### flow/config.mk
export PLATFORM = sky130hd
export DESIGN_NAME = microprocessor
export DESIGN_NICKNAME = microprocessor
export VERILOG_FILES = /design/flow/design.v
export SDC_FILE = /design/flow/constraint.sdc
export NUM_CORES = 4
export LEC_CHECK = 0
export ABC_AREA = 1
export CAP_MARGIN = 20
export CORE_MARGIN = 2
export CORE_UTILIZATION = 70
export CTS_CLUSTER_DIAMETER = 89
export CTS_CLUSTER_SIZE = 74
export PLACE_DENSITY = 0.65
export SETUP_SLACK_MARGIN = -0.13
export SLEW_MARGIN = 20
### flow/constraint.sdc
create_clock -name core_clock -period 4.3 [get_ports {clk}]
set_input_delay 0.8600 -clock core_clock [delete_from_list [all_inputs] [get_ports {clk}]]
set_output_delay 0.8600 -clock core_clock [all_outputs]
set_load 0.01 [all_outputs]
### flow/design.v
parameter ADD     = 4'b0000;
parameter SUB     = 4'b0001;
parameter AND     = 4'b0010;
parameter OR      = 4'b0011;
parameter XOR     = 4'b0100;
parameter NOT     = 4'b0101;
parameter MOV     = 4'b0110;
parameter NOP     = 4'b0111;
parameter LOAD    = 4'b1000;
parameter STORE   = 4'b1001;
parameter LOAD_IM = 4'b1010;
parameter BRN_Z   = 4'b1011;
parameter BRN_N   = 4'b1100;
parameter BRN_O   = 4'b1101;
parameter BRN     = 4'b1110;
module ALU  #(parameter N = 8) (
    input logic clk, arstn, rst, en,
    input logic [2:0] OP, 
    input logic signed [N-1:0] A, 
    input logic signed [N-1:0] B, 
    output logic  [2:0] ONZ,
    output logic signed [N-1:0] Result 
);
logic [2:0] temp_ONZ;
logic signed [N-1:0] temp_result;
always_comb begin
    logic Overflow;
    Overflow = 1'b0;
    case (OP)
        3'b000: begin  
            {Overflow, temp_result} = A + B;
            temp_ONZ[2] = Overflow ^ temp_result[N-1];
            temp_ONZ[1] = temp_result[N-1];
            temp_ONZ[0] = &(~temp_result);
        end
        3'b001: begin  
            {Overflow, temp_result} = A - B;
            temp_ONZ[2] = Overflow ^ temp_result[N-1];
            temp_ONZ[1] = temp_result[N-1];
            temp_ONZ[0] = &(~temp_result);
        end
        3'b010: begin  
            temp_result = A & B;
            temp_ONZ[2] = 0;
            temp_ONZ[1] = temp_result[N-1];
            temp_ONZ[0] = &(~temp_result);
        end
        3'b011: begin  
            temp_result = A | B;
            temp_ONZ[2] = 0;
            temp_ONZ[1] = temp_result[N-1];
            temp_ONZ[0] = &(~temp_result);
        end
        3'b100 : begin  
            temp_result = A ^ B;
            temp_ONZ[2] = 0;
            temp_ONZ[1] = temp_result[N-1];
            temp_ONZ[0] = &(~temp_result);
            end
        3'b101 : begin  
            {Overflow, temp_result} = A + 1;
            temp_ONZ[2] = Overflow ^ temp_result[N-1];
            temp_ONZ[1] = temp_result[N-1];
            temp_ONZ[0] = &(~temp_result);
            end
        3'b110 : begin  
            temp_result = A;
            temp_ONZ[2] = 0;
            temp_ONZ[1] = temp_result[N-1];
            temp_ONZ[0] = &(~temp_result);      
            end
        3'b111 : begin  
            temp_result = B;
            temp_ONZ[2] = 0;
            temp_ONZ[1] = temp_result[N-1];
            temp_ONZ[0] = &(~temp_result);
            end
        default: begin
            temp_ONZ = 3'h0;
            temp_result = 0;
        end
    endcase
end
always_ff @(posedge clk or negedge arstn) begin
    if (!arstn) begin
        Result <= 0;
    end
    else begin
        Result <= temp_result;
    end
end
always_ff @(posedge clk or negedge arstn) begin
    if (!arstn) begin
        ONZ <= 0;
    end 
    else if (rst) begin
        ONZ <= 0;
    end 
    else if (en) begin
        ONZ <= temp_ONZ;
    end
end
endmodule
module RF  #(parameter N = 8, parameter addressBits = 2) ( 
    input logic clk,
    input logic rst_n,
    input logic selectDestinationA,
    input logic selectDestinationB,
    input logic [1:0] selectSource,
    input logic [addressBits-1:0] writeAddress,
    input logic write_en,
    input logic [addressBits-1:0] readAddressA,
    input logic [addressBits-1:0] readAddressB,
    input logic [N-1:0] A, 
    input logic [N-1:0] B, 
    input logic [N-1:0] C, 
    output logic [N-1:0] destination1A,
    output logic [N-1:0] destination2A,
    output logic [N-1:0] destination1B,
    output logic [N-1:0] destination2B
);
    logic [N-1:0] mem [(2**addressBits)-1:0];
    logic [N-1:0] sourceData;
    logic [N-1:0] readA, readB;
    always_ff @(posedge clk, negedge rst_n) begin
        if(!rst_n) begin
            for(int i = 0; i < 2**addressBits; i++) begin
                if (i == 1) begin
                    mem[i] <= -1;
                end else begin
                    mem[i] <= 0;
                end
            end
        end else begin
            for(int i = 0; i < 2**addressBits; i++) begin
                if(write_en && writeAddress == i) begin
                    mem[i] <= sourceData;
                end
            end
        end
    end
    always_comb begin
        case (selectSource)
            2'b00: sourceData = A;
            2'b01: sourceData = B;
            2'b10: sourceData = C;
            default: sourceData = 0;
        endcase
        readA = 0;
        readB = 0;
        for(int i = 0; i < 2**addressBits; i++) begin
            if(readAddressA == i) begin
                readA = mem[i];
            end
            if(readAddressB == i) begin
                readB = mem[i];
            end
        end
        if(selectDestinationA) begin
            destination1A = 0;
            destination2A = readA;
        end else begin
            destination1A = readA;
            destination2A = 0;
        end
        if(selectDestinationB) begin
            destination1B = 0;
            destination2B = readB;
        end else begin
            destination1B = readB;
            destination2B = 0;
        end
    end
endmodule
module FSM #(
  parameter M = 4,  
  parameter N = 4,  
  parameter P = 6   
) (
  input  logic clk,
  input  logic rst_n,
  output logic ov_warning,
  output logic [  1:0] select_source,
  output logic [M-1:0] write_address,
  output logic             write_en,
  output logic [M-1:0] read_address_A, read_address_B,
  output logic select_destination_A, select_destination_B,
  output logic [N-1:0] immediate_value,
  output logic [2:0] OP,
  output logic       s_rst,
  input  logic [2:0] ONZ,
  output logic enable,
  input  logic [4+2*M-1:0] instruction_in,
  output logic              en_read_instr,
  output logic [P-1:0] read_address_instr,
  output logic SRAM_readEnable,
  output logic SRAM_writeEnable
);
parameter ADD     = 4'b0000;
parameter SUB     = 4'b0001;
parameter AND     = 4'b0010;
parameter OR      = 4'b0011;
parameter XOR     = 4'b0100;
parameter NOT     = 4'b0101;
parameter MOV     = 4'b0110;
parameter NOP     = 4'b0111;
parameter LOAD    = 4'b1000;
parameter STORE   = 4'b1001;
parameter LOAD_IM = 4'b1010;
parameter BRN_Z   = 4'b1011;
parameter BRN_N   = 4'b1100;
parameter BRN_O   = 4'b1101;
parameter BRN     = 4'b1110;
enum logic [1:0] { idle = 2'b11, fetch = 2'b00, decode = 2'b01, execute= 2'b10} state, next;
logic [  P-1:0] PC     ;
logic [  P-1:0] PC_next;
logic           ov     ;
logic           ov_reg ;
logic [2*M-1:0] offset ;
logic [3:0]       instruction_code;
logic [M-1:0]     ra, rb;
logic [2:0]       ONZ_next, ONZ_reg;
logic [4+2*M-1:0] instruction_next, instruction_reg;
assign ov_warning = ov_reg;
always @(posedge clk, negedge rst_n) begin
  if (!rst_n) begin
    state <= idle;
  end else begin
    state <= next;
  end
end
always_comb begin
  case (state)
    idle:    next = ov_reg ? idle : fetch;
    fetch:   next = decode;
    decode:  next = execute;
    execute: next = ov ? idle : fetch;
    default: next = idle;
  endcase
end
always_comb begin
  instruction_code     = 0;
  read_address_instr   = PC;
  en_read_instr        = 0;
  enable               = 0;
  read_address_A       = 0;
  read_address_B       = 0;
  OP                   = 0;
  select_destination_A = 0;
  select_destination_B = 0;
  SRAM_readEnable      = 0;
  SRAM_writeEnable     = 0;
  select_source        = 0;
  immediate_value      = 0;
  write_address        = 0;
  write_en             = 0;
  s_rst                = 0;
  PC_next              = PC;
  ONZ_next             = 0;
  ov                   = ov_reg;
  offset               = 1;
  ra                   = 0;
  rb                   = 0;
  instruction_next     = instruction_reg;
  case (state)
    idle: begin
      select_source        = 2'b00;
      write_address        = 0;
      write_en             = 1'b0;
      read_address_A       = 0;    
      read_address_B       = 0;
      select_destination_A = 1'b0;
      select_destination_B = 1'b0;
      immediate_value      = 0;
      OP                   = 3'b000;
      s_rst                = 1'b0;
      enable               = 1'b0;
      en_read_instr        = 1'b0;
      read_address_instr   = PC;
      offset               = 1;
      SRAM_readEnable      = 1'b0;
      SRAM_writeEnable     = 1'b0;
    end
    fetch: begin
      select_source        = 2'b00;
      write_address        = 0;
      write_en             = 1'b0;
      read_address_A       = 0;    
      read_address_B       = 0;
      select_destination_A = 1'b0;
      select_destination_B = 1'b0;
      immediate_value      = 0;
      OP                   = 3'b000;
      s_rst                = 1'b0;
      enable               = 1'b0;
      en_read_instr        = 1'b1;
      read_address_instr   = PC;
    end
    decode: begin 
      ONZ_next         = ONZ;
      instruction_next = instruction_in;
      instruction_code = instruction_in[4+2*M-1:2*M];
      ra               = instruction_in[2*M-1 : M];
      rb               = instruction_in[M-1:0];
      case (instruction_code)
        ADD, SUB, AND, OR, XOR     : begin
          read_address_A       = ra;    
          read_address_B       = rb;
          OP                   = instruction_code[2:0];
          enable               = 1'b1;
        end
        NOT     : begin
          read_address_A       = 1;    
          read_address_B       = rb;
          OP                   = 3'b100;
          enable               = 1'b1;
        end
        MOV     : begin
          read_address_A       = ra;    
          read_address_B       = rb;
          OP                   = 3'b111;
          enable               = 1'b1;
        end
        NOP     : begin
        end
        LOAD    : begin
          read_address_A       = ra;    
          read_address_B       = rb;
          select_destination_A = 1'b1;
          select_destination_B = 1'b1;
          SRAM_readEnable      = 1'b1;
        end
        STORE   : begin
          read_address_A       = rb;    
          read_address_B       = ra;
          select_destination_A = 1'b1;
          select_destination_B = 1'b1;
          SRAM_writeEnable     = 1'b1;
        end
        LOAD_IM : begin
          select_source        = 2'b10;
          write_address        = ra;
          write_en             = 1'b1;
          immediate_value      = $signed(rb);
        end
        BRN_Z, BRN_N, BRN_O, BRN : begin
          s_rst                = 1'b1;
        end
      endcase
    end
    execute: begin
      instruction_code = instruction_reg[4+2*M-1:2*M];
      ra               = instruction_reg[2*M-1 : M];
      rb               = instruction_reg[M-1:0];
      case (instruction_code)
        ADD, SUB, AND, OR, XOR, NOT, MOV: begin
          select_source        = 2'b00;
          write_address        = ra;
          write_en             = 1'b1;
          enable               = 1'b0;
          {ov,PC_next}         = PC+1;          
        end
        NOP     : begin
          {ov,PC_next}         = PC+1; 
        end
        LOAD    : begin
          select_source        = 2'b01;
          write_address        = ra;
          write_en             = 1'b1;
          {ov,PC_next}         = PC+1;
        end
        STORE   : begin
          {ov,PC_next}         = PC+1;
        end
        LOAD_IM : begin
          {ov,PC_next}         = PC+1;
        end
        BRN_Z   : begin
          s_rst = 0;
          if(ONZ_reg[0] == 1) 
            offset  = {ra, rb};
          else 
            offset = 1;
          if (offset[2*M-1]==1) begin
            {ov,PC_next} = PC - offset[2*M-2:0];
          end else begin
            {ov,PC_next} = PC + offset[2*M-2:0];
          end
        end
        BRN_N : begin
          s_rst = 0;
          if(ONZ_reg[1] == 1) 
            offset  = {ra, rb};
          else 
            offset = 1;
          if (offset[2*M-1]==1) begin
            {ov,PC_next} = PC - offset[2*M-2:0];
          end else begin
            {ov,PC_next} = PC + offset[2*M-2:0];
          end
        end
        BRN_O   : begin
          s_rst = 0;
          if(ONZ_reg[2] == 1) 
            offset  = {ra, rb};
          else 
            offset = 1;
          if (offset[2*M-1]==1) begin
            {ov,PC_next} = PC - offset[2*M-2:0];
          end else begin
            {ov,PC_next} = PC + offset[2*M-2:0];
          end
        end
        BRN     : begin
          s_rst  = 0;
          offset = {ra, rb};
          if (offset[2*M-1]==1) begin
            {ov,PC_next} = PC - offset[2*M-2:0];
          end else begin
            {ov,PC_next} = PC + offset[2*M-2:0];
          end
        end
      endcase
    end
  endcase
end
always_ff @(posedge clk, negedge rst_n) begin
  if (!rst_n) begin
    instruction_reg <= 0;
    ONZ_reg         <= 0;
    ov_reg          <= 0;
    PC              <= 0;
  end else begin
    instruction_reg <= instruction_next;
    ONZ_reg         <= ONZ_next;
    ov_reg          <= ov;
    PC              <= PC_next;
  end
end
endmodule
module microprocessor #(parameter N = 8, ROM_addressBits = 6, RF_addressBits = 3) (
  input  logic                           clk             ,
  input  logic                           rst_n           ,
  input  logic [ 3+2*(RF_addressBits):0] ROM_data        ,
  input  logic [                  N-1:0] SRAM_data       ,
  output logic                           overflowPC      ,
  output logic                           ROM_readEnable  ,
  output logic                           SRAM_readEnable ,
  output logic                           SRAM_writeEnable,
  output logic [    ROM_addressBits-1:0] ROM_address     ,
  output logic [(2**RF_addressBits)-1:0] SRAM_address    ,
  output logic [                  N-1:0] SRAM_data_in
);
  logic RF_selectDestA, RF_selectDestB, RF_writeEnable;
  logic [1:0] RF_selectSource;
  logic [RF_addressBits-1:0] RF_writeAddress, RF_readAddressA, RF_readAddressB;
  logic [N-1:0] RF_AluRes, RF_Im, RF_destAluA, RF_destAluB;
  RF #(.N(N), .addressBits(RF_addressBits)) rf (
    clk,
    rst_n,
    RF_selectDestA,
    RF_selectDestB,
    RF_selectSource,
    RF_writeAddress,
    RF_writeEnable,
    RF_readAddressA,
    RF_readAddressB,
    RF_AluRes, SRAM_data, RF_Im,
    RF_destAluA, SRAM_data_in, RF_destAluB, SRAM_address);
  logic ALU_rst, ALU_en;
  logic [2:0] ALU_OP, ALU_ONZ;
  ALU #(N) alu (
    clk,
    rst_n,
    ALU_rst,
    ALU_en,
    ALU_OP,
    RF_destAluA,
    RF_destAluB,
    ALU_ONZ,
    RF_AluRes
  );
  FSM #(.N(N), .M(RF_addressBits), .P(ROM_addressBits)) fsm (
    clk,
    rst_n,
    overflowPC,
    RF_selectSource,
    RF_writeAddress,
    RF_writeEnable,
    RF_readAddressA,
    RF_readAddressB,
    RF_selectDestA,
    RF_selectDestB,
    RF_Im,
    ALU_OP,
    ALU_rst,
    ALU_ONZ,
    ALU_en,
    ROM_data,
    ROM_readEnable,
    ROM_address,
    SRAM_readEnable,
    SRAM_writeEnable
  );
endmodule
### flow/run.sh
#!/bin/bash
# the make line also repeats each setting of config.mk as NAME=value (left out here)
make -C /OpenROAD-flow-scripts/flow DESIGN_CONFIG=/design/flow/config.mk WORK_HOME=/design/flow/orfs CLKGATE_MAP_FILE= finish
==> results.sh, run 1 <==
# physical design summary
export IMPL_status="finished with violations"
export IMPL_so_faults="setup timing"
export IMPL_fillers=445
export IMPL_slowest_delay_ps=260
export IMPL_crit_buf_inv=9
export IMPL_yosysWarningCount=4
export IMPL_ys_sh_mux=0
export IMPL_die_w_um=113
export IMPL_grt_util_all_layers=0.461
export IMPL_synth_cell_types=55
export IMPL_synthAdderAreaFrac=0.0934
export IMPL_syn_avg_cell_area_um2=6.97
export IMPL_fp_nets=1281
export IMPL_final_core_util=0.930
export IMPL_rrSetupSlack_ps=-220
export IMPL_post_route_min_period_ps=4640
export IMPL_critical_path_slowest_cell="nand4_1"
export IMPL_finClkSkew_ps=9.48
export IMPL_rows=39
export IMPL_clock_path_buffers=2
export IMPL_power_density_nw_per_um2=380
export IMPL_wire_per_inst_um=21.4
export IMPL_ys_async_sr_fraction=1.00
export IMPL_ir_drop_v=0.000354
export IMPL_ys_sh_aoi=0.177
export IMPL_p_comb_frac=0.514
export IMPL_xor_area_frac=0.0313
export IMPL_seq_power_mw=1.11
export IMPL_pwr_share_clk=0.214
export IMPL_largest_area_cell="dfrtp_1"
export IMPL_top_cells_by_area="dfrtp_1 27%, nand2_1 12%, inv_1 8.2%, ha_1 7.9%, nor2_1 6.2%"
export IMPL_top_area_frac=0.269
export IMPL_first_iter_violations=2234
export IMPL_die_h_um=113
export IMPL_cp_num_cells=30
export IMPL_maxSlewViolCount=0
export IMPL_grt_max_degree=62
export IMPL_r2r_end="alu.ONZ[2]"
export IMPL_grt_antenna_before_repair=2
export IMPL_critPathLaunch="ROM_data[8]"
export IMPL_cts_buffers=9
export IMPL_max_freq_ghz=0.216
export IMPL_ys_area_um2=8380
export IMPL_hold_viol_final=0
export IMPL_pwr_group_clock_mw=0.874
export IMPL_chip_area_um2=12900
export IMPL_place_ws_ps=-870
export IMPL_syn_area_um2=8380
export IMPL_ys_top_logic_family="simple AND/OR/NAND/NOR gates"
export IMPL_area_delta_synth_final_pct=28.3
export IMPL_p_sw_frac=0.431
export IMPL_hold_buffers=0
export IMPL_path_clk_slew_ps=70
export IMPL_critPathMaxFanout=11
export IMPL_setup_slack_ps=-339
export IMPL_grt_pass1_wl_um=46400
export IMPL_synth_cells=1202
export IMPL_warning_count=45
export IMPL_vias_per_cell=6.63
export IMPL_top_layer="met5"
export IMPL_clkSinkCount=99
export IMPL_synthFlopType="dfrtp_1"
export IMPL_nNetsFinal=1477
export IMPL_cp_data_required_time_ps=4550
export IMPL_vias=10300
export IMPL_setup_viol=15
export IMPL_ys_ff=99
export IMPL_power_leakage_nw=5.49
export IMPL_max_cap_viol_count=0
export IMPL_wl_met1_um=10800
export IMPL_worst_pin_slew_ps=1160
export IMPL_clockRootBuffer="clkbuf_16"
export IMPL_grt_ovfl_total=0
export IMPL_port_buffers=45
export IMPL_p_total_mw=4.09
export IMPL_timing_worst_setup_path_type="input pin to register"
export IMPL_most_common_cell="nand2_1"
export IMPL_dr_wl_met2_um=14300
export IMPL_common_cells="277 x nand2_1, 183 x inv_1, 139 x nor2_1, 90 x dfrtp_1, 82 x a21oi_1"
export IMPL_ys_sh_simple=0.297
export IMPL_reg2reg_depth=27
export IMPL_crit_end="alu.ONZ[2]"
export IMPL_cp_end_kind="register"
export IMPL_drc=0
export IMPL_cts_tree="built"
export IMPL_drt_wl_total_um=33000
export IMPL_coreArea_um2=11600
export IMPL_finalClockPeriodUsage=1.08
export IMPL_ys_cells=1202
export IMPL_h_tree_depth=3
export IMPL_setup_tns_ps=-2510
export IMPL_path_delay_family="simple AND/OR/NAND/NOR gates"
export IMPL_fp_util=0.725
export IMPL_clkLatencyLatePin_ps=370
export IMPL_seq_power_share=0.272
export IMPL_hold_path_class="input pin to asynchronous set/reset pin"
export IMPL_p_switching_mw=1.76
export IMPL_cp_arrival_ps=4890
export IMPL_ant_nets=0
export IMPL_p_int_mw=2.33
export IMPL_io_pin_count=46
export IMPL_met3_length_um=4970
export IMPL_timing_rr_start="fsm.state[1]"
export IMPL_grt_pass1_vias=9465
export IMPL_power_top_group="combinational cells"
export IMPL_place_congestion=1.06
export IMPL_pg_comb_mw=2.10
export IMPL_startpoint_type="input pin"
export IMPL_relSlewSlack=0.221
export IMPL_detailed_place_hpwl_um=22300
export IMPL_edf_count=0
export IMPL_ys_seq_frac=0.297
export IMPL_rsz0062_at_grt="true"
export IMPL_dr_pass1_iters=13
-- final cells by class --
class                      count  area (µm²)  share of cell area
multi-input combinational    886        5300               0.493
clock inverter                 5        63.8             0.00594
clock buffer                  11         253              0.0235
antenna                        1        2.50            0.000233
sequential                    99        2490               0.231
inverter                     198         757              0.0704
tap                          143         179              0.0166
timing repair buffer         204        1710               0.159
-- metrics by stage --
stage                     instances  hold slack (ps)  cell area, µm²
after floorplan                1202              373            8380
after global placement         1520              398           10100
after detailed placement       1520              384           10100
after CTS                      1539              285           10400
after global routing           1546              282           10700
final                          1547              278           10800
-- per-layer routing --
layer	vias up	GRT usage
met4	3	0.263
met5	-	0
met3	349	0.137
met1	4580	0.559
li1	4307	-
met2	1023	0.737
-- repair_timing --
action,in CTS,in global routing
setup endpoints to repair,22,19
resized,21,77
setup buffers,3,7
pin swaps,7,28
==> inputs of run 2 (changes only) <==
ABC_AREA = not set   (was 1)
CORE_UTILIZATION = 64   (was 70)
CTS_CLUSTER_DIAMETER = not set   (was 89)
CTS_CLUSTER_SIZE = not set   (was 74)
PLACE_DENSITY = not set   (was 0.65)
SETUP_SLACK_MARGIN = 1.15   (was -0.13)
clock period = 4.18 ns   (was 4.3 ns; I/O delays follow)
==> run 2 against run 1 <==
  * The run now fails in 5_1_grt
  * Area after synthesis rose by 2.0%
  * Synthesized cell count fell by 8.2%
  * Die size rose by 11%
==> results.sh, run 2 <==
# source this file to load flow results
export IMPL_fp_nets=1182
export IMPL_ys_top_logic_family="AND-OR/OR-AND gates"
export IMPL_clockRootBuffer="clkbuf_16"
export IMPL_die_w_um=120
export IMPL_ys_ff=99
export IMPL_xor_area_frac=0.0369
export IMPL_clkSinkCount=99
export IMPL_top_cells_by_area="dfrtp_1 26%, ha_1 7.8%, nand2_1 6.8%, a21oi_1 6.7%, o21ai_0 6.6%"
export IMPL_ys_sh_aoi=0.292
export IMPL_error="[ERROR DPL-0038] Utilization greater than 100%, impossible to legalize"
export IMPL_h_tree_depth=3
export IMPL_port_buffers=45
export IMPL_ys_seq_frac=0.291
export IMPL_dp_cells=1460
export IMPL_top_area_frac=0.263
export IMPL_synth_cell_types=86
export IMPL_ys_cells=1103
export IMPL_largest_area_cell="dfrtp_1"
export IMPL_synth_cells=1103
export IMPL_syn_avg_cell_area_um2=7.75
export IMPL_die_h_um=120
export IMPL_io_pin_count=46
export IMPL_coreArea_um2=13100
export IMPL_ys_area_um2=8550
export IMPL_edf_count=0
export IMPL_ys_async_sr_fraction=1.00
export IMPL_yosysWarningCount=4
export IMPL_status="aborted with a tool error"
export IMPL_place_congestion=1.09
export IMPL_common_cells="154 x nand2_1, 115 x a21oi_1, 112 x o21ai_0, 96 x nor2_1, 90 x dfrtp_1"
export IMPL_fp_util=0.651
export IMPL_synthAdderAreaFrac=0.0916
export IMPL_ys_sh_simple=0.222
export IMPL_synthFlopType="dfrtp_1"
export IMPL_syn_area_um2=8550
export IMPL_haltStage="5_1_grt"
export IMPL_ys_sh_mux=0.0157
export IMPL_most_common_cell="nand2_1"
export IMPL_hold_buffers=0
export IMPL_cts_buffers=9
export IMPL_chip_area_um2=14300
export IMPL_clock_path_buffers=2
export IMPL_rows=42
export IMPL_detailed_place_hpwl_um=23600
## run 2: through the flow
step,utilization,setup slack [ps],area (µm²)
floorplan,-,-376,8900
global placement,0.815,-1010,10700
detailed placement,0.815,-1220,10700
CTS,0.931,-297,12200
## run 2: timing repair
action / CTS
gates resized: 266
pin swaps: 106
setup endpoints to repair: 96
buffers inserted: 79
==> inputs of run 3 (changes only) <==
ABC_AREA = 1   (was not set)
CELL_PAD_IN_SITES_DETAIL_PLACEMENT = 0   (was not set)
CTS_CLUSTER_DIAMETER = 207   (was not set)
SETUP_SLACK_MARGIN = not set   (was 1.15)
clock period = 6.38 ns   (was 4.18 ns; I/O delays follow)
==> run 3 against run 2 <==
  * Synthesized cell count up 9.0%
  * Now clean on timing, DRC and antenna
  * Die size decreased by 1.9%
  * Area after synthesis down 1.9%
==> results.sh, run 3 <==
# physical design summary
export IMPL_r2r_end="alu.ONZ[0]"
export IMPL_ys_sh_aoi=0.177
export IMPL_most_common_cell="nand2_1"
export IMPL_grt_pass1_wl_um=39600
export IMPL_power_top_group="combinational cells"
export IMPL_seq_power_share=0.310
export IMPL_top_area_frac=0.269
export IMPL_p_int_mw=1.36
export IMPL_hold_path_class="register to register"
export IMPL_ys_sh_mux=0
export IMPL_crit_buf_inv=3
export IMPL_drt_wl_total_um=24500
export IMPL_nNetsFinal=1324
export IMPL_common_cells="277 x nand2_1, 183 x inv_1, 139 x nor2_1, 90 x dfrtp_1, 82 x a21oi_1"
export IMPL_critPathMaxFanout=8
export IMPL_place_ws_ps=372
export IMPL_syn_avg_cell_area_um2=6.97
export IMPL_num_antenna_cells=0
export IMPL_grt_util_all_layers=0.357
export IMPL_cp_end_kind="output pin"
export IMPL_crit_end="SRAM_data_in[2]"
export IMPL_die_h_um=118
export IMPL_post_cts_buffers=0
export IMPL_xor_area_frac=0.0313
export IMPL_ys_top_logic_family="simple AND/OR/NAND/NOR gates"
export IMPL_reg2reg_depth=28
export IMPL_area_delta_synth_final_pct=10.5
export IMPL_synth_cell_types=55
export IMPL_hold_end="fsm.state[3]"
export IMPL_p_comb_frac=0.461
export IMPL_grt_antenna_before_repair=0
export IMPL_ant_nets=0
export IMPL_timing_rr_start="fsm.state[2]"
export IMPL_setup_slack_ps=561
export IMPL_cp_data_required_time_ps=5100
export IMPL_finalClockPeriodUsage=0.912
export IMPL_hold_buffers=0
export IMPL_rrSetupSlack_ps=1690
export IMPL_clkSinkCount=99
export IMPL_holdPathStages=0
export IMPL_cts_resized=0
export IMPL_relSlewSlack=0.266
export IMPL_dr_pass1_iters=7
export IMPL_ys_seq_frac=0.297
export IMPL_chip_area_um2=14000
export IMPL_path_clk_slew_ps=70
export IMPL_place_congestion=0.975
export IMPL_hold_viol_final=0
export IMPL_ir_drop_v=0.000151
export IMPL_warning_count=44
export IMPL_first_iter_violations=1060
export IMPL_post_route_min_period_ps=5820
export IMPL_die_w_um=118
export IMPL_yosysWarningCount=4
export IMPL_path_cells="clkdlybuf4s50_1, inv_2, nor2_1, nand2_2, o21ai_0, o21ai_1, nor2_1, nand2_1, o21ai_0, a21oi_1, o2111ai_1, nand2_1, a21oi_1, clkdlybuf4s50_1"
export IMPL_io_pin_count=46
export IMPL_h_tree_depth=3
export IMPL_slowest_delay_ps=640
export IMPL_finClkSkew_ps=8.77
export IMPL_status="no timing/DRC/antenna violations"
export IMPL_coreArea_um2=12700
export IMPL_cp_arrival_ps=4540
export IMPL_p_switching_mw=1.06
export IMPL_timing_worst_setup_path_type="input pin to output pin"
export IMPL_fp_util=0.659
export IMPL_wire_per_inst_um=17.3
export IMPL_worst_pin_slew_ps=1090
export IMPL_setup_tns_ps=0
export IMPL_synthFlopType="dfrtp_1"
export IMPL_top_cells_by_area="dfrtp_1 27%, nand2_1 12%, inv_1 8.2%, ha_1 7.9%, nor2_1 6.2%"
export IMPL_hold_slack_ps=407
export IMPL_ys_async_sr_fraction=1.00
export IMPL_setup_viol=0
export IMPL_clock_path_buffers=2
export IMPL_synth_cells=1202
export IMPL_startpoint_type="input pin"
export IMPL_grt_pass1_vias=7732
export IMPL_maxSlewViolCount=0
export IMPL_cts_tree="built"
export IMPL_vias_per_cell=5.85
export IMPL_critical_path_slowest_cell="clkdlybuf4s50_1"
export IMPL_synthAdderAreaFrac=0.0934
export IMPL_pg_comb_mw=1.11
export IMPL_pwr_share_clk=0.229
export IMPL_grt_ovfl_total=0
export IMPL_cp_num_cells=14
export IMPL_cts_buffers=9
export IMPL_ys_ff=99
export IMPL_seq_power_mw=0.749
export IMPL_ys_area_um2=8380
export IMPL_p_sw_frac=0.437
export IMPL_pwr_group_clock_mw=0.553
export IMPL_largest_area_cell="dfrtp_1"
export IMPL_detailed_place_hpwl_um=18900
export IMPL_critPathLaunch="ROM_data[6]"
export IMPL_edf_count=0
export IMPL_port_buffers=45
export IMPL_path_delay_family="buffers and inverters"
export IMPL_rsz0062_at_grt="false"
export IMPL_rows=41
export IMPL_clockRootBuffer="clkbuf_16"
export IMPL_vias=8319
export IMPL_grt_max_degree=61
export IMPL_power_density_nw_per_um2=261
export IMPL_ys_cells=1202
export IMPL_ys_sh_simple=0.297
export IMPL_syn_area_um2=8380
export IMPL_clkLatencyLatePin_ps=360
export IMPL_hold_start="fsm.state[1]"
export IMPL_fp_nets=1281
export IMPL_max_cap_viol_count=0
export IMPL_max_freq_ghz=0.172
export IMPL_drc=0
export IMPL_power_leakage_nw=4.59
run 3: layout make-up:
class	count	area [µm²]
clock buffer	10	239
clock inverter	6	56.3
fill	1107	3460
inverter	198	752
multi-input combinational	886	5020
sequential	99	2490
tap	172	215
timing repair buffer	51	493
run 3: metal layers:
layer	GRT usage	share of wire
met5	0	0
met4	0.129	0.031
met2	0.553	0.44
met1	0.488	0.42
met3	0.0869	0.11
run 3: metrics by stage:
stage	utilization	total power [mW]	cell area, µm²	cells
floorplan	-	1.51	8380	1202
global placement	0.705	1.83	8970	1406
detailed placement	0.705	1.84	8970	1406
CTS	0.728	2.39	9270	1422
global route	0.728	2.59	9270	1422
finish	0.728	2.42	9270	1422
==> inputs of run 4 (changes only) <==
ABC_AREA = not set   (was 1)
CELL_PAD_IN_SITES_DETAIL_PLACEMENT = not set   (was 0)
CORE_UTILIZATION = 61   (was 64)
CTS_CLUSTER_DIAMETER = not set   (was 207)
SETUP_SLACK_MARGIN = 1.09   (was not set)
clock period = 4.19 ns   (was 6.38 ns; I/O delays follow)
==> run 4 against run 3 <==
  * Now fails the layout checks on setup timing
  * Final area increased by 36%
  * Die size increased by 6.7%
  * Worst hold slack improved by 65 ps
  * Sequential power increased by 51%
  * Clock skew increased by 3.3 ps
  * Power increased by 87%
==> results.sh, run 4 <==
# physical design summary
export IMPL_ys_sh_mux=0.0157
export IMPL_p_sw_frac=0.442
export IMPL_setup_viol=18
export IMPL_seq_power_mw=1.13
export IMPL_ys_ff=99
export IMPL_pg_comb_mw=2.53
export IMPL_yosysWarningCount=4
export IMPL_ir_drop_v=0.000281
export IMPL_ys_seq_frac=0.291
export IMPL_ant_nets=0
export IMPL_crit_buf_inv=3
export IMPL_dp_cells=1460
export IMPL_grt_pass1_vias=10300
export IMPL_top_cells_by_area="dfrtp_1 26%, ha_1 7.8%, nand2_1 6.8%, a21oi_1 6.7%, o21ai_0 6.6%"
export IMPL_top_area_frac=0.263
export IMPL_grt_pass1_wl_um=55400
export IMPL_clock_path_buffers=2
export IMPL_grt_util_all_layers=0.485
export IMPL_ys_async_sr_fraction=1.00
export IMPL_dr_pass1_iters=15
export IMPL_coreArea_um2=13800
export IMPL_ys_top_logic_family="AND-OR/OR-AND gates"
export IMPL_finalClockPeriodUsage=1.24
export IMPL_cp_arrival_ps=5440
export IMPL_p_switching_mw=2.00
export IMPL_timing_rr_start="fsm.state[1]"
export IMPL_fp_nets=1182
export IMPL_drc=0
export IMPL_chip_area_um2=15000
export IMPL_hold_start="fsm.state[3]"
export IMPL_max_freq_ghz=0.193
export IMPL_critical_path_slowest_cell="o21ai_0"
export IMPL_final_core_util=0.914
export IMPL_worst_pin_slew_ps=1300
export IMPL_xor_area_frac=0.0369
export IMPL_power_top_group="combinational cells"
export IMPL_die_w_um=122
export IMPL_h_tree_depth=3
export IMPL_post_route_min_period_ps=5190
export IMPL_syn_avg_cell_area_um2=7.75
export IMPL_rrSetupSlack_ps=-400
export IMPL_grt_antenna_before_repair=4
export IMPL_port_buffers=45
export IMPL_cp_data_required_time_ps=4440
export IMPL_fin_cells=1554
export IMPL_synth_cells=1103
export IMPL_pwr_group_clock_mw=0.856
export IMPL_crit_top_cell="buf_4"
export IMPL_first_iter_violations=2700
export IMPL_critPathMaxFanout=4
export IMPL_power_leakage_nw=5.61
export IMPL_grt_max_degree=70
export IMPL_path_cells="dlygate4sd2_1, buf_4, o21ai_0, o21a_1, a21o_4, a32oi_2, o211a_1, or3_4, buf_4, ha_4, o21bai_4, a21oi_4, o21bai_1, a2111o_1, o311ai_4, xor2_2, o31ai_2, a22oi_1, o41ai_2"
export IMPL_wire_per_inst_um=29.6
export IMPL_power_density_nw_per_um2=359
export IMPL_max_cap_viol_count=0
export IMPL_hold_path_class="register to register"
export IMPL_synthAdderAreaFrac=0.0916
export IMPL_place_congestion=1.03
export IMPL_status="finished with violations"
export IMPL_holdPathStages=0
export IMPL_ys_sh_aoi=0.292
export IMPL_fp_util=0.621
export IMPL_edf_count=0
export IMPL_path_clk_slew_ps=90
export IMPL_die_h_um=122
export IMPL_setup_slack_ps=-999
export IMPL_startpoint_type="input pin"
export IMPL_synthFlopType="dfrtp_1"
export IMPL_area_delta_synth_final_pct=47.3
export IMPL_cp_end_kind="register"
export IMPL_largest_area_cell="dfrtp_1"
export IMPL_rows=43
export IMPL_path_delay_family="AND-OR/OR-AND gates"
export IMPL_p_comb_frac=0.559
export IMPL_io_pin_count=46
export IMPL_slowest_delay_ps=780
export IMPL_syn_area_um2=8550
export IMPL_hold_buffers=0
export IMPL_clkLatencyLatePin_ps=380
export IMPL_clockRootBuffer="clkbuf_16"
export IMPL_reg2reg_depth=19
export IMPL_seq_power_share=0.251
export IMPL_critPathLaunch="ROM_data[5]"
export IMPL_vias=12000
export IMPL_fillers=518
export IMPL_crit_end="alu.ONZ[0]"
export IMPL_drt_wl_total_um=46100
export IMPL_r2r_end="alu.ONZ[0]"
export IMPL_cts_tree="built"
export IMPL_ys_sh_simple=0.222
export IMPL_pwr_share_clk=0.190
export IMPL_rsz0062_at_grt="true"
export IMPL_detailed_place_hpwl_um=23800
export IMPL_finClkSkew_ps=12.1
export IMPL_synth_cell_types=86
export IMPL_p_int_mw=2.52
export IMPL_hold_viol_final=0
export IMPL_setup_tns_ps=-8070
export IMPL_cp_num_cells=19
export IMPL_ys_cells=1103
export IMPL_hold_end="fsm.state[2]"
export IMPL_warning_count=48
export IMPL_relSlewSlack=0.122
export IMPL_most_common_cell="nand2_1"
export IMPL_grt_ovfl_total=0
export IMPL_maxSlewViolCount=0
export IMPL_nNetsFinal=1444
export IMPL_so_faults="setup timing"
export IMPL_cts_buffers=9
export IMPL_ys_area_um2=8550
export IMPL_vias_per_cell=7.72
export IMPL_hold_slack_ps=472
export IMPL_common_cells="154 x nand2_1, 115 x a21oi_1, 112 x o21ai_0, 96 x nor2_1, 90 x dfrtp_1"
export IMPL_clkSinkCount=99
export IMPL_timing_worst_setup_path_type="input pin to register"
run 4: metrics by stage:
| step | worst slack, ps | area [µm²] | power, mW |
|---|---|---|---|
| 3_5_place_dp | -1090 | 10600 | 2.82 |
| 6_report | -999 | 12600 | 4.52 |
| 5_1_grt | -1050 | 12600 | 4.63 |
| 3_3_place_gp | -1000 | 10600 | 2.76 |
| 4_1_cts | -170 | 11800 | 3.85 |
| 2_1_floorplan | -368 | 8890 | 2.21 |
run 4: area by class of cell:
class	instances	area (µm²)	area share
diodes	4	10.0	0.000795
clock buffers	10	229	0.0182
clock inverters	6	60.1	0.00477
inverters	39	166	0.0132
multi-input cells	904	6790	0.539
flip-flops and latches	99	2490	0.198
well taps	180	225	0.0179
repair buffers	312	2620	0.208
run 4: what timing repair did:
item	CTS	global route
setup endpoints to repair	96	74
cloned	1	1
setup buffers	51	21
pin swaps	93	103
gates resized	211	167
run 4: metal layers:
layer / global-route usage / vias to the layer above / part of all wire
met5: 0 / - / 0.0021
met4: 0.364 / 4 / 0.13
met3: 0.149 / 699 / 0.17
met2: 0.751 / 1459 / 0.39
met1: 0.565 / 5342 / 0.31
li1: - / 4500 / -
==> inputs of run 5 (changes only) <==
ABC_AREA = 1   (was not set)
CAP_MARGIN = 40   (was 20)
CORE_UTILIZATION = 68   (was 61)
CTS_CLUSTER_DIAMETER = 52   (was not set)
CTS_CLUSTER_SIZE = 25   (was not set)
SETUP_SLACK_MARGIN = not set   (was 1.09)
clock period = 4.03 ns   (was 4.19 ns; I/O delays follow)
==> run 5 against run 4 <==
  * Area after synthesis is 1.9% lower
  * The flow now stops in 5_1_grt
  * Synthesized cell count is 9.0% higher
  * Die size is 12% lower
==> results.sh, run 5 <==
# source this file to load flow results
export IMPL_synth_cells=1202
export IMPL_port_buffers=45
export IMPL_clockRootBuffer="clkbuf_16"
export IMPL_ys_top_logic_family="simple AND/OR/NAND/NOR gates"
export IMPL_haltStage="5_1_grt"
export IMPL_grt_util_all_layers=0.902
export IMPL_synthAdderAreaFrac=0.0934
export IMPL_place_ws_ps=-1060
export IMPL_xor_area_frac=0.0313
export IMPL_top_area_frac=0.269
export IMPL_ys_sh_simple=0.297
export IMPL_ys_sh_mux=0
export IMPL_ys_sh_aoi=0.177
export IMPL_yosysWarningCount=4
export IMPL_cts_buffers=9
export IMPL_ys_cells=1202
export IMPL_grt_ovfl_total=455
export IMPL_fp_util=0.698
export IMPL_status="aborted with a tool error"
export IMPL_synth_cell_types=55
export IMPL_h_tree_depth=3
export IMPL_ys_area_um2=8380
export IMPL_ys_async_sr_fraction=1.00
export IMPL_ys_seq_frac=0.297
export IMPL_edf_count=0
export IMPL_chip_area_um2=13200
export IMPL_syn_avg_cell_area_um2=6.97
export IMPL_clkSinkCount=99
export IMPL_detailed_place_hpwl_um=22100
export IMPL_clock_path_buffers=2
export IMPL_top_cells_by_area="dfrtp_1 27%, nand2_1 12%, inv_1 8.2%, ha_1 7.9%, nor2_1 6.2%"
export IMPL_ys_ff=99
export IMPL_synthFlopType="dfrtp_1"
export IMPL_most_common_cell="nand2_1"
export IMPL_place_congestion=1.01
export IMPL_coreArea_um2=12000
export IMPL_common_cells="277 x nand2_1, 183 x inv_1, 139 x nor2_1, 90 x dfrtp_1, 82 x a21oi_1"
export IMPL_die_w_um=115
export IMPL_io_pin_count=46
export IMPL_error="[ERROR GRT-0232] Routing congestion too high. Check the congestion heatmap in the GUI."
export IMPL_syn_area_um2=8380
export IMPL_largest_area_cell="dfrtp_1"
export IMPL_rows=40
export IMPL_die_h_um=115
export IMPL_fp_nets=1281
run 5: timing repair:
item,in CTS
pin swaps,41
hold buffers,0
gates resized,93
buffers inserted,12
endpoints found under the setup margin,26
run 5: metrics by stage:
step | cells | cell area, µm²
3_3_place_gp | 1549 | 10300
4_1_cts | 1578 | 10900
2_1_floorplan | 1202 | 8450
3_5_place_dp | 1550 | 10300
run 5: per-layer routing:
metal,overflow,GRT usage
met5,0,0.278
met4,152,1.01
met3,4,0.726
met2,288,1.09
met1,11,0.865
==> inputs of run 6 (changes only) <==
ABC_AREA = not set   (was 1)
CAP_MARGIN = 20   (was 40)
CORE_ASPECT_RATIO = 0.69   (was not set)
CORE_UTILIZATION = 58   (was 68)
CTS_CLUSTER_DIAMETER = not set   (was 52)
CTS_CLUSTER_SIZE = not set   (was 25)
HOLD_SLACK_MARGIN = 0.07   (was not set)
PLACE_DENSITY_LB_ADDON = 0.22   (was not set)
SETUP_SLACK_MARGIN = -0.2   (was not set)
clock period = 4.62 ns   (was 4.03 ns; I/O delays follow)
==> run 6 against run 5 <==
  * Now fails the layout checks on setup timing
  * Die size rose by 19%
  * Synthesized cell count decreased by 8.2%
  * Area after synthesis rose by 2.0%
==> results.sh, run 6 <==
# physical design summary
export IMPL_status="finished with violations"
export IMPL_so_faults="setup timing"
export IMPL_cp_num_cells=21
export IMPL_clock_path_buffers=2
export IMPL_timing_rr_start="fsm.state[0]"
export IMPL_max_freq_ghz=0.210
export IMPL_chip_area_um2=15700
export IMPL_ys_ff=99
export IMPL_grt_pass1_wl_um=49400
export IMPL_port_buffers=45
export IMPL_warning_count=42
export IMPL_design_area_um2=11000
export IMPL_dr_pass1_iters=7
export IMPL_power_density_nw_per_um2=309
export IMPL_drc=0
export IMPL_nNetsFinal=1376
export IMPL_p_sw_frac=0.394
export IMPL_relSlewSlack=0.409
export IMPL_grt_ovfl_total=0
export IMPL_power_leakage_nw=5.04
export IMPL_cp_arrival_ps=5010
export IMPL_vias=9738
export IMPL_hold_viol_final=0
export IMPL_vias_per_cell=6.53
export IMPL_p_comb_frac=0.479
export IMPL_ys_async_sr_fraction=1.00
export IMPL_pwr_group_clock_mw=0.754
export IMPL_cts_buffers=9
export IMPL_syn_area_um2=8550
export IMPL_worst_pin_slew_ps=887
export IMPL_cts_tree="built"
export IMPL_crit_end="alu.ONZ[0]"
export IMPL_clkLatencyLatePin_ps=360
export IMPL_die_h_um=105
export IMPL_critPathLaunch="ROM_data[4]"
export IMPL_area_delta_synth_final_pct=28.3
export IMPL_power_top_group="combinational cells"
export IMPL_synthAdderAreaFrac=0.0916
export IMPL_ys_sh_simple=0.222
export IMPL_reg2reg_depth=18
export IMPL_first_iter_violations=1430
export IMPL_synthFlopType="dfrtp_1"
export IMPL_finClkSkew_ps=15.0
export IMPL_path_clk_slew_ps=70
export IMPL_r2r_end="alu.ONZ[0]"
export IMPL_p_switching_mw=1.33
export IMPL_critical_path_slowest_cell="clkdlybuf4s50_1"
export IMPL_dpl_cell_area_um2=10400
export IMPL_die_w_um=150
export IMPL_ys_sh_aoi=0.292
export IMPL_coreArea_um2=14300
export IMPL_fp_nets=1182
export IMPL_cp_data_required_time_ps=4870
export IMPL_io_pin_count=46
export IMPL_top_area_frac=0.263
export IMPL_wire_per_inst_um=21.6
export IMPL_fin_cells=1492
export IMPL_max_cap_viol_count=0
export IMPL_place_ws_ps=-1090
export IMPL_holdPathStages=0
export IMPL_ys_top_logic_family="AND-OR/OR-AND gates"
export IMPL_edf_count=0
export IMPL_pwr_share_clk=0.223
export IMPL_startpoint_type="input pin"
export IMPL_ys_seq_frac=0.291
export IMPL_dp_cells=1466
export IMPL_grt_antenna_before_repair=0
export IMPL_final_core_util=0.768
export IMPL_path_cells="clkdlybuf4s50_1, buf_4, nand2_1, a211oi_4, buf_6, a22o_1, a22oi_2, nor3_2, buf_4, ha_2, inv_1, fa_2, nor2b_2, o21ai_2, a21oi_2, o31ai_1, a21boi_1, or4_1, o21ai_2, a22oi_2, o41ai_2"
export IMPL_pg_comb_mw=1.62
export IMPL_place_congestion=1.03
export IMPL_hold_end="fsm.state[3]"
export IMPL_setup_viol=10
export IMPL_detailed_place_hpwl_um=25000
export IMPL_maxSlewViolCount=0
export IMPL_clkSinkCount=99
export IMPL_crit_buf_inv=5
export IMPL_grt_util_all_layers=0.409
export IMPL_timing_worst_setup_path_type="input pin to register"
export IMPL_finalClockPeriodUsage=1.03
export IMPL_syn_avg_cell_area_um2=7.75
export IMPL_slowest_delay_ps=570
export IMPL_ys_sh_mux=0.0157
export IMPL_num_antenna_cells=0
export IMPL_grt_max_degree=69
export IMPL_hold_slack_ps=457
export IMPL_hold_path_class="register to register"
export IMPL_cp_end_kind="register"
export IMPL_most_common_cell="nand2_1"
export IMPL_fp_util=0.599
export IMPL_rows=36
export IMPL_rrSetupSlack_ps=240
export IMPL_critPathMaxFanout=5
export IMPL_ys_area_um2=8550
export IMPL_post_route_min_period_ps=4760
export IMPL_seq_power_mw=1.01
export IMPL_p_int_mw=2.05
export IMPL_seq_power_share=0.298
export IMPL_synth_cells=1103
export IMPL_top_cells_by_area="dfrtp_1 26%, ha_1 7.8%, nand2_1 6.8%, a21oi_1 6.7%, o21ai_0 6.6%"
export IMPL_yosysWarningCount=4
export IMPL_synth_cell_types=86
export IMPL_ys_cells=1103
export IMPL_h_tree_depth=3
export IMPL_ir_drop_v=0.000187
export IMPL_clockRootBuffer="clkbuf_16"
export IMPL_path_delay_family="AND-OR/OR-AND gates"
export IMPL_largest_area_cell="dfrtp_1"
export IMPL_drt_wl_total_um=32300
export IMPL_ant_nets=0
export IMPL_common_cells="154 x nand2_1, 115 x a21oi_1, 112 x o21ai_0, 96 x nor2_1, 90 x dfrtp_1"
export IMPL_hold_start="fsm.state[1]"
export IMPL_grt_pass1_vias=8960
export IMPL_xor_area_frac=0.0369
export IMPL_setup_slack_ps=-143
## run 6: per-layer routing
metal / vias to the layer above / wire (µm) / GRT usage
li1: 4359 / - / -
met1: 4592 / 13700 / 0.610
met2: 711 / 13200 / 0.577
met3: 76 / 4800 / 0.134
met4: 0 / 574 / 0.0788
met5: - / 0 / 0
## run 6: final cells by class
type	instances	area, µm²
multi-input cells	904	5810
fillers	1020	3310
flip-flops and latches	99	2490
repair buffers	244	1990
well taps	190	238
clock buffers	10	229
inverters	39	146
clock inverters	6	57.6
## run 6: per-stage QoR
step	total power [mW]	setup TNS [ps]
after global placement	2.51	-9750
final	3.38	-540
after floorplan	1.95	-388
after global routing	3.56	-1980
after CTS	3.30	-1030
after detailed placement	2.55	-12270
## run 6: repair_timing
action / in CTS / in global routing
hold buffers: 0 / 0
gates resized: 17 / 44
endpoints found under the setup margin: 20 / 17
pin swaps: 5 / 31
setup buffers: 3 / 9
==> inputs of run 7 (changes only) <==
ABC_AREA = 1   (was not set)
CAP_MARGIN = 0   (was 20)
CORE_ASPECT_RATIO = not set   (was 0.69)
CORE_UTILIZATION = 71   (was 58)
CTS_CLUSTER_DIAMETER = 381   (was not set)
HOLD_SLACK_MARGIN = not set   (was 0.07)
PLACE_DENSITY = 0.62   (was not set)
PLACE_DENSITY_LB_ADDON = not set   (was 0.22)
SETUP_SLACK_MARGIN = -0.01   (was -0.2)
clock period = 3.2 ns   (was 4.62 ns; I/O delays follow)
==> run 7 against run 6 <==
  * The run now fails in 4_1_cts
  * Area after synthesis down 1.9%
  * Die size down 19%
  * Synthesized cell count up 9.0%
==> results.sh, run 7 <==
# source this file to load flow results
export IMPL_ys_sh_aoi=0.177
export IMPL_coreArea_um2=11500
export IMPL_die_h_um=113
export IMPL_ys_sh_simple=0.297
export IMPL_xor_area_frac=0.0313
export IMPL_top_area_frac=0.269
export IMPL_common_cells="277 x nand2_1, 183 x inv_1, 139 x nor2_1, 90 x dfrtp_1, 82 x a21oi_1"
export IMPL_synthFlopType="dfrtp_1"
export IMPL_status="aborted with a tool error"
export IMPL_fp_util=0.731
export IMPL_ys_async_sr_fraction=1.00
export IMPL_largest_area_cell="dfrtp_1"
export IMPL_ys_cells=1202
export IMPL_chip_area_um2=12700
export IMPL_detailed_place_hpwl_um=22600
export IMPL_ys_top_logic_family="simple AND/OR/NAND/NOR gates"
export IMPL_fp_nets=1281
export IMPL_io_pin_count=46
export IMPL_synth_cell_types=55
export IMPL_synthAdderAreaFrac=0.0934
export IMPL_dpl_cell_area_um2=10400
export IMPL_rows=39
export IMPL_ys_sh_mux=0
export IMPL_port_buffers=45
export IMPL_error="[ERROR DPL-0033] detailed placement checks failed during check placement."
export IMPL_place_congestion=1.03
export IMPL_die_w_um=113
export IMPL_most_common_cell="nand2_1"
export IMPL_dp_cells=1551
export IMPL_syn_avg_cell_area_um2=6.97
export IMPL_ys_seq_frac=0.297
export IMPL_syn_area_um2=8380
export IMPL_ys_area_um2=8380
export IMPL_place_ws_ps=-1610
export IMPL_haltStage="4_1_cts"
export IMPL_ys_ff=99
export IMPL_yosysWarningCount=4
export IMPL_edf_count=0
export IMPL_synth_cells=1202
export IMPL_top_cells_by_area="dfrtp_1 27%, nand2_1 12%, inv_1 8.2%, ha_1 7.9%, nor2_1 6.2%"
==> inputs of run 8 (changes only) <==
CAP_MARGIN = 40   (was 0)
CELL_PAD_IN_SITES_DETAIL_PLACEMENT = 0   (was not set)
CORE_UTILIZATION = 70   (was 71)
CTS_CLUSTER_DIAMETER = 42   (was 381)
CTS_CLUSTER_SIZE = 20   (was not set)
PLACE_DENSITY = not set   (was 0.62)
SETUP_SLACK_MARGIN = not set   (was -0.01)
clock period = 4.21 ns   (was 3.2 ns; I/O delays follow)
==> run 8 against run 7 <==
  * The flow stops in 5_1_grt
  * Die size increased by 1.4%
  * Area after synthesis unchanged
  * Synthesized cell count unchanged
==> results.sh, run 8 <==
# source this file to load flow results
export IMPL_xor_area_frac=0.0313
export IMPL_edf_count=0
export IMPL_syn_avg_cell_area_um2=6.97
export IMPL_cts_buffers=9
export IMPL_grt_ovfl_total=49
export IMPL_place_congestion=1.05
export IMPL_top_area_frac=0.269
export IMPL_ys_area_um2=8380
export IMPL_error="[ERROR GRT-0232] Routing congestion too high. Check the congestion heatmap in the GUI."
export IMPL_syn_area_um2=8380
export IMPL_ys_sh_simple=0.297
export IMPL_synth_cell_types=55
export IMPL_fp_nets=1281
export IMPL_die_h_um=113
export IMPL_ys_sh_aoi=0.177
export IMPL_clock_path_buffers=2
export IMPL_status="aborted with a tool error"
export IMPL_yosysWarningCount=4
export IMPL_largest_area_cell="dfrtp_1"
export IMPL_h_tree_depth=3
export IMPL_rows=39
export IMPL_synthAdderAreaFrac=0.0934
export IMPL_die_w_um=113
export IMPL_ys_cells=1202
export IMPL_common_cells="277 x nand2_1, 183 x inv_1, 139 x nor2_1, 90 x dfrtp_1, 82 x a21oi_1"
export IMPL_io_pin_count=46
export IMPL_ys_ff=99
export IMPL_coreArea_um2=11600
export IMPL_ys_async_sr_fraction=1.00
export IMPL_clockRootBuffer="clkbuf_16"
export IMPL_top_cells_by_area="dfrtp_1 27%, nand2_1 12%, inv_1 8.2%, ha_1 7.9%, nor2_1 6.2%"
export IMPL_place_ws_ps=-927
export IMPL_detailed_place_hpwl_um=21900
export IMPL_haltStage="5_1_grt"
export IMPL_port_buffers=45
export IMPL_clkSinkCount=99
export IMPL_ys_seq_frac=0.297
export IMPL_hold_buffers=0
export IMPL_synth_cells=1202
export IMPL_ys_top_logic_family="simple AND/OR/NAND/NOR gates"
export IMPL_chip_area_um2=12900
export IMPL_ys_sh_mux=0
export IMPL_synthFlopType="dfrtp_1"
export IMPL_fp_util=0.725
export IMPL_most_common_cell="nand2_1"
export IMPL_grt_util_all_layers=0.746
run 8: repair_timing:
item                                   in CTS
resized                                    71
endpoints found under the hold margin       0
setup buffers                              12
pin swaps                                  36
setup endpoints to repair                  26
run 8: per-stage QoR:
stage               total power [mW]  utilization  cell area [µm²]  cells  hold slack, ps
floorplan                       2.28            -             8380   1202             373
global placement                3.00        0.875            10100   1530             394
detailed placement              3.07        0.876            10100   1531             393
CTS                             3.97        0.926            10700   1559             411
run 8: per-layer routing:
layer | track usage | GRT overflow
met5 | 0.0941 | 0
met4 | 0.761 | 20
met3 | 0.569 | 3
met2 | 0.941 | 26
met1 | 0.743 | 0
==> inputs of run 9 (changes only) <==
CAP_MARGIN = 20   (was 40)
CORE_UTILIZATION = 61   (was 70)
CTS_CLUSTER_DIAMETER = 207   (was 42)
CTS_CLUSTER_SIZE = not set   (was 20)
PLACE_DENSITY_LB_ADDON = 0.13   (was not set)
clock period = 5.87 ns   (was 4.21 ns; I/O delays follow)
==> run 9 against run 8 <==
  * The run now finishes clean
  * Die size grew 14%
  * Synthesized cell count unchanged
  * Area after synthesis is the same
==> results.sh, run 9 <==
# physical design summary
export IMPL_status="no timing/DRC/antenna violations"
export IMPL_fp_util=0.628
export IMPL_power_top_group="combinational cells"
export IMPL_power_leakage_nw=4.66
export IMPL_p_int_mw=1.52
export IMPL_cts_tree="built"
export IMPL_synth_cell_types=55
export IMPL_cp_end_kind="output pin"
export IMPL_drt_wl_total_um=24800
export IMPL_startpoint_type="input pin"
export IMPL_p_total_mw=2.68
export IMPL_timing_worst_setup_path_type="input pin to output pin"
export IMPL_io_pin_count=46
export IMPL_final_core_util=0.704
export IMPL_ys_sh_simple=0.297
export IMPL_nNetsFinal=1337
export IMPL_die_w_um=121
export IMPL_ys_ff=99
export IMPL_ys_cells=1202
export IMPL_coreArea_um2=13300
export IMPL_rrSetupSlack_ps=1260
export IMPL_seq_power_mw=0.816
export IMPL_cts_resized=0
export IMPL_yosysWarningCount=4
export IMPL_ys_top_logic_family="simple AND/OR/NAND/NOR gates"
export IMPL_common_cells="277 x nand2_1, 183 x inv_1, 139 x nor2_1, 90 x dfrtp_1, 82 x a21oi_1"
export IMPL_most_common_cell="nand2_1"
export IMPL_critical_path_slowest_cell="clkdlybuf4s50_1"
export IMPL_ys_sh_aoi=0.177
export IMPL_path_clk_slew_ps=80
export IMPL_pg_comb_mw=1.22
export IMPL_finClkSkew_ps=8.65
export IMPL_relSlewSlack=0.317
export IMPL_top_area_frac=0.269
export IMPL_setup_tns_ps=0
export IMPL_grt_ovfl_total=0
export IMPL_path_cells="clkdlybuf4s50_1, a21oi_1, a21oi_1, o22ai_1, nand2_1, inv_1, nor3_2, buf_4, nand2_1, o2111ai_1, nand2_1, a21oi_1, clkdlybuf4s50_1"
export IMPL_syn_area_um2=8380
export IMPL_detailed_place_hpwl_um=19500
export IMPL_vias=8300
export IMPL_hold_path_class="register to register"
export IMPL_h_tree_depth=3
export IMPL_hold_end="fsm.state[3]"
export IMPL_synthFlopType="dfrtp_1"
export IMPL_syn_avg_cell_area_um2=6.97
export IMPL_holdPathStages=0
export IMPL_dr_pass1_iters=8
export IMPL_setup_viol=0
export IMPL_max_cap_viol_count=0
export IMPL_maxSlewViolCount=0
export IMPL_timing_rr_start="fsm.state[2]"
export IMPL_area_delta_synth_final_pct=12.0
export IMPL_synthAdderAreaFrac=0.0934
export IMPL_cp_data_required_time_ps=4700
export IMPL_rows=42
export IMPL_power_density_nw_per_um2=286
export IMPL_path_delay_family="buffers and inverters"
export IMPL_p_switching_mw=1.16
export IMPL_worst_pin_slew_ps=1020
export IMPL_p_sw_frac=0.433
export IMPL_vias_per_cell=5.77
export IMPL_largest_area_cell="dfrtp_1"
export IMPL_max_freq_ghz=0.182
export IMPL_xor_area_frac=0.0313
export IMPL_edf_count=0
export IMPL_grt_pass1_vias=7644
export IMPL_num_antenna_cells=0
export IMPL_grt_pass1_wl_um=39300
export IMPL_place_congestion=1.02
export IMPL_r2r_end="alu.ONZ[0]"
export IMPL_grt_antenna_before_repair=0
export IMPL_hold_buffers=0
export IMPL_pwr_group_clock_mw=0.646
export IMPL_clkLatencyLatePin_ps=360
export IMPL_ant_nets=0
export IMPL_chip_area_um2=14700
export IMPL_port_buffers=45
export IMPL_first_iter_violations=920
export IMPL_ys_async_sr_fraction=1.00
export IMPL_reg2reg_depth=28
export IMPL_hold_start="fsm.state[1]"
export IMPL_ir_drop_v=0.000172
export IMPL_cp_num_cells=13
export IMPL_post_cts_buffers=0
export IMPL_fp_nets=1281
export IMPL_pwr_share_clk=0.241
export IMPL_die_h_um=121
export IMPL_ys_sh_mux=0
export IMPL_wire_per_inst_um=17.2
export IMPL_p_comb_frac=0.455
export IMPL_critPathLaunch="ROM_data[8]"
export IMPL_slowest_delay_ps=620
export IMPL_critPathMaxFanout=6
export IMPL_synth_cells=1202
export IMPL_hold_viol_final=0
export IMPL_place_ws_ps=138
export IMPL_ys_seq_frac=0.297
export IMPL_grt_util_all_layers=0.346
export IMPL_drc=0
export IMPL_setup_slack_ps=369
export IMPL_seq_power_share=0.304
export IMPL_grt_max_degree=51
export IMPL_finalClockPeriodUsage=0.937
export IMPL_cts_buffers=9
export IMPL_cp_arrival_ps=4330
export IMPL_top_cells_by_area="dfrtp_1 27%, nand2_1 12%, inv_1 8.2%, ha_1 7.9%, nor2_1 6.2%"
export IMPL_clkSinkCount=99
export IMPL_ys_area_um2=8380
export IMPL_crit_end="SRAM_data_in[2]"
export IMPL_rsz0062_at_grt="false"
export IMPL_post_route_min_period_ps=5500
export IMPL_clock_path_buffers=2
export IMPL_warning_count=42
export IMPL_clockRootBuffer="clkbuf_16"
export IMPL_crit_buf_inv=4
run 9: cell type report:
| cell class | count | area (µm²) |
|---|---|---|
| clock buffer | 9 | 225 |
| tap | 176 | 220 |
| timing repair buffer | 64 | 591 |
| multi-input combinational | 886 | 5020 |
| fill | 1130 | 3960 |
| clock inverter | 7 | 93.8 |
| inverter | 198 | 752 |
| sequential | 99 | 2490 |
run 9: through the flow:
stage | std cells | hold WS, ps | area [µm²]
after floorplan | 1202 | 373 | 8380
after global placement | 1421 | 393 | 9060
after detailed placement | 1421 | 395 | 9060
after CTS | 1437 | 413 | 9380
after global routing | 1439 | 423 | 9390
final | 1439 | 414 | 9390
run 9: routing by layer:
| layer | share of wire | track usage | vias to the layer above |
|---|---|---|---|
| met5 | 0 | 0 | - |
| met1 | 0.42 | 0.470 | 3806 |
| met4 | 0.033 | 0.129 | 0 |
| met3 | 0.092 | 0.0710 | 49 |
| met2 | 0.45 | 0.546 | 418 |
| li1 | - | - | 4027 |
==> inputs of run 10 (changes only) <==
ABC_AREA = 0   (was 1)
CORE_UTILIZATION = 49   (was 61)
CTS_CLUSTER_SIZE = 98   (was not set)
SETUP_SLACK_MARGIN = -0.81   (was not set)
TNS_END_PERCENT = 5   (was not set)
clock period = 9.41 ns   (was 5.87 ns; I/O delays follow)
==> run 10 against run 9 <==
  * Clock skew shrank 1.4 ps
  * Worst setup slack gained 1200 ps
  * Non-clock buffer count shrank 8
  * Largest cell class unchanged
  * Worst hold slack gained 33 ps
  * Global-route usage shrank 4.0 points
  * Area after synthesis grew 2.0%
  * Via count grew 2.2%
  * Routed wire length grew 13%
  * Register-to-register slack gained 2500 ps
  * Synthesized cell count shrank 8.2%
  * Die size grew 26%
  * Flip-flop count is the same
  * Critical path type unchanged
==> results.sh, run 10 <==
# physical design summary
export IMPL_status="no timing/DRC/antenna violations"
export IMPL_hold_slack_ps=447
export IMPL_cp_end_kind="output pin"
export IMPL_rows=48
export IMPL_holdPathStages=0
export IMPL_setup_tns_ps=0
export IMPL_cts_tree="built"
export IMPL_setup_slack_ps=1570
export IMPL_startpoint_type="input pin"
export IMPL_num_antenna_cells=0
export IMPL_timing_rr_start="fsm.state[2]"
export IMPL_rrSetupSlack_ps=3760
export IMPL_chip_area_um2=18500
export IMPL_synth_cells=1103
export IMPL_ys_area_um2=8550
export IMPL_crit_top_cell="clkdlybuf4s50_1"
export IMPL_nNetsFinal=1188
export IMPL_edf_count=0
export IMPL_hold_buffers=0
export IMPL_path_clk_slew_ps=80
export IMPL_seq_power_mw=0.491
export IMPL_ir_drop_v=0.000109
export IMPL_power_top_group="combinational cells"
export IMPL_hold_start="fsm.state[1]"
export IMPL_p_int_mw=0.916
export IMPL_pwr_share_clk=0.259
export IMPL_worst_pin_slew_ps=1000
export IMPL_clockRootBuffer="clkbuf_16"
export IMPL_io_pin_count=46
export IMPL_grt_antenna_before_repair=0
export IMPL_critical_path_slowest_cell="clkdlybuf4s50_1"
export IMPL_cts_buffers=9
export IMPL_critPathMaxFanout=18
export IMPL_top_cells_by_area="dfrtp_1 26%, ha_1 7.8%, nand2_1 6.8%, a21oi_1 6.7%, o21ai_0 6.6%"
export IMPL_ant_nets=0
export IMPL_grt_pass1_vias=7780
export IMPL_pwr_group_clock_mw=0.396
export IMPL_rsz0062_at_grt="false"
export IMPL_p_sw_frac=0.401
export IMPL_top_area_frac=0.263
export IMPL_post_route_min_period_ps=7840
export IMPL_ys_top_logic_family="AND-OR/OR-AND gates"
export IMPL_slowest_delay_ps=820
export IMPL_clkLatencyLatePin_ps=370
export IMPL_path_cells="clkdlybuf4s50_1, o21ai_2, a2bb2o_1, a22o_1, and3_1, o21ai_0, nand2_1, o22ai_1, a21oi_1, and2_1, clkdlybuf4s50_1"
export IMPL_ys_cells=1103
export IMPL_cp_num_cells=11
export IMPL_ys_sh_aoi=0.292
export IMPL_clock_path_buffers=2
export IMPL_vias=8482
export IMPL_ys_sh_mux=0.0157
export IMPL_crit_end="SRAM_data_in[6]"
export IMPL_first_iter_violations=914
export IMPL_crit_buf_inv=2
export IMPL_relSlewSlack=0.331
export IMPL_max_cap_viol_count=0
export IMPL_xor_area_frac=0.0369
export IMPL_ys_async_sr_fraction=1.00
export IMPL_grt_ovfl_total=0
export IMPL_fp_nets=1182
export IMPL_r2r_end="alu.ONZ[0]"
export IMPL_fin_cells=1339
export IMPL_power_density_nw_per_um2=163
export IMPL_yosysWarningCount=4
export IMPL_cts_resized=0
export IMPL_fillers=1675
export IMPL_pg_comb_mw=0.643
export IMPL_place_ws_ps=1690
export IMPL_drc=0
export IMPL_power_leakage_nw=4.06
export IMPL_grt_pass1_wl_um=43600
export IMPL_die_h_um=136
export IMPL_hold_path_class="register to register"
export IMPL_synth_cell_types=86
export IMPL_grt_max_degree=57
export IMPL_warning_count=42
export IMPL_critPathLaunch="ROM_data[7]"
export IMPL_common_cells="154 x nand2_1, 115 x a21oi_1, 112 x o21ai_0, 96 x nor2_1, 90 x dfrtp_1"
export IMPL_ys_ff=99
export IMPL_drt_wl_total_um=28000
export IMPL_p_comb_frac=0.421
export IMPL_fp_util=0.498
export IMPL_comb_area_um2=5630
export IMPL_most_common_cell="nand2_1"
export IMPL_vias_per_cell=6.33
export IMPL_setup_viol=0
export IMPL_port_buffers=45
export IMPL_maxSlewViolCount=0
export IMPL_largest_area_cell="dfrtp_1"
export IMPL_coreArea_um2=17200
export IMPL_place_congestion=1.03
export IMPL_hold_end="fsm.state[3]"
export IMPL_finClkSkew_ps=7.23
export IMPL_h_tree_depth=3
export IMPL_wire_per_inst_um=20.9
export IMPL_post_cts_buffers=0
export IMPL_grt_util_all_layers=0.307
export IMPL_ys_seq_frac=0.291
export IMPL_timing_worst_setup_path_type="input pin to output pin"
export IMPL_cp_data_required_time_ps=7530
export IMPL_die_w_um=136
export IMPL_area_delta_synth_final_pct=9.91
export IMPL_clkSinkCount=99
export IMPL_dr_pass1_iters=6
export IMPL_regArea_um2=2490
export IMPL_synthFlopType="dfrtp_1"
export IMPL_p_total_mw=1.53
export IMPL_syn_area_um2=8550
export IMPL_cp_arrival_ps=5960
export IMPL_max_freq_ghz=0.128
export IMPL_path_delay_family="AND-OR/OR-AND gates"
export IMPL_synthAdderAreaFrac=0.0916
export IMPL_dp_cells=1323
export IMPL_reg2reg_depth=19
export IMPL_p_switching_mw=0.613
export IMPL_seq_power_share=0.321
export IMPL_syn_avg_cell_area_um2=7.75
export IMPL_detailed_place_hpwl_um=21600
export IMPL_hold_viol_final=0
export IMPL_finalClockPeriodUsage=0.833
export IMPL_ys_sh_simple=0.222
-- run 10: layout make-up --
type                            count  share of cell area
Inverter                           39              0.0156
Tap cell                          225              0.0300
Multi-Input combinational cell    904               0.600
Clock buffer                        9              0.0240
Clock inverter                      7             0.00946
Sequential cell                    99               0.265
Timing Repair Buffer               56              0.0565
-- run 10: layer usage --
metal,routed length [µm],GRT usage
met5,0,0
met2,12900,0.491
met3,1760,0.0477
met4,1210,0.126
met1,12100,0.414
-- run 10: stage by stage --
step                      utilization  cell area [µm²]
after floorplan                     -             8550
after global placement          0.529             9080
after detailed placement        0.529             9080
after global routing            0.547             9400
final                           0.547             9400
after CTS                       0.547             9390
No activity file was given, so power comes from the tool's default toggle rates.
